Setup of red:
// logarithm
module logarithm #(
	parameter n = 16,
	parameter m = 24,
	parameter k = 5 ,
	parameter p = 24
) (
	input        clk  ,  
	input        reset,  
	input        start,
	input  [0:n] x    ,
	output [1:p] y    ,
	output reg   done
);
make LEC_CHECK=0 CAP_MARGIN=20 CORE_ASPECT_RATIO=0.5 CORE_MARGIN=10 CORE_UTILIZATION=69 CTS_CLUSTER_DIAMETER=160 CTS_CLUSTER_SIZE=100 SLEW_MARGIN=20 TNS_END_PERCENT=25 finish   # period 9.0 ns
run.sh (not shown) runs the stock make flow with config.mk's settings and CLKGATE_MAP_FILE=.
--- input diff red..blue ---
# red
export LEC_CHECK = 0
export CAP_MARGIN = 20
export CORE_ASPECT_RATIO = 0.5
export CORE_MARGIN = 10
export CORE_UTILIZATION = 69
export CTS_CLUSTER_DIAMETER = 160
export CTS_CLUSTER_SIZE = 100
export SLEW_MARGIN = 20
export TNS_END_PERCENT = 25
create_clock -name core_clock -period 9.0 [get_ports {clk}]
# blue
export LEC_CHECK = 0
export CAP_MARGIN = 15
export CORE_MARGIN = 2
export CORE_UTILIZATION = 60
export CTS_CLUSTER_SIZE = 34
export GPL_ROUTABILITY_DRIVEN = 0
export MIN_ROUTING_LAYER = met2
export SLEW_MARGIN = 25
create_clock -name core_clock -period 9.0 [get_ports {clk}]
Notes after the runs:
Compared red against blue; number of nets in the layout within noise. In the metrics for blue and red, the one carrying the higher non-clock buffer count is blue. Going from red to blue, worst slack on hold paths decreased by 0.010 ns relative to the old numbers, number of logic stages on the critical path including buffering fell by about 4%, via count now larger. Between blue and red, worst path buffer plus inverter count is higher for red, blue comes in under that. Setup slack in blue is larger than in red.
Changes in green relative to blue:
# blue
export LEC_CHECK = 0
export CAP_MARGIN = 15
export CORE_MARGIN = 2
export CORE_UTILIZATION = 60
export CTS_CLUSTER_SIZE = 34
export GPL_ROUTABILITY_DRIVEN = 0
export MIN_ROUTING_LAYER = met2
export SLEW_MARGIN = 25
create_clock -name core_clock -period 9.0 [get_ports {clk}]
# green
export LEC_CHECK = 0
export ABC_AREA = 1
export CAP_MARGIN = 20
export CELL_PAD_IN_SITES_GLOBAL_PLACEMENT = 2
export CORE_MARGIN = 2
export CORE_UTILIZATION = 26
export CTS_CLUSTER_DIAMETER = 342
export CTS_CLUSTER_SIZE = 99
export PLACE_DENSITY = 0.94
export SLEW_MARGIN = 20
export TNS_END_PERCENT = 10
create_clock -name core_clock -period 9.0 [get_ports {clk}]
## What came out
Going from blue to green, half-perimeter wire length after detailed placement went up by 19%, count of clock-buffer cells in the layout went down by 1, headroom to the max-slew limit went up by 8.6 points, total wirelength of the detailed-routed design went up by about 10%. When green is set beside blue, its met3 global-route usage turns out to be 58 points smaller. [compare] base=blue new=green: number of multi-input combinational cells has increased, peak clock frequency supported by timing increased about 13%, area of combinational cells with multiple inputs now larger, cell count in the Yosys report moved up.
[inputs] orange vs green
# green
export LEC_CHECK = 0
export ABC_AREA = 1
export CAP_MARGIN = 20
export CELL_PAD_IN_SITES_GLOBAL_PLACEMENT = 2
export CORE_MARGIN = 2
export CORE_UTILIZATION = 26
export CTS_CLUSTER_DIAMETER = 342
export CTS_CLUSTER_SIZE = 99
export PLACE_DENSITY = 0.94
export SLEW_MARGIN = 20
export TNS_END_PERCENT = 10
create_clock -name core_clock -period 9.0 [get_ports {clk}]
# orange
export LEC_CHECK = 0
export ABC_AREA = 0
export CAP_MARGIN = 20
export CELL_PAD_IN_SITES_GLOBAL_PLACEMENT = 2
export CORE_MARGIN = 2
export CORE_UTILIZATION = 40
export CTS_CLUSTER_DIAMETER = 342
export CTS_CLUSTER_SIZE = 99
export PLACE_DENSITY_LB_ADDON = 0.3
export SLEW_MARGIN = 20
export TNS_END_PERCENT = 10
create_clock -name core_clock -period 9.0 [get_ports {clk}]
Notes after the runs:
- Against green, via count in orange fell by more than 10%.
- Diff green -> orange: global-route usage rose 7.2 points, core box area lost about 40%, area of combinational cells with multiple inputs has decreased.
- orange vs green, highest metal layer used by the detailed router: met4 vs met5
- Between green and orange, the vertical die size is higher for green.
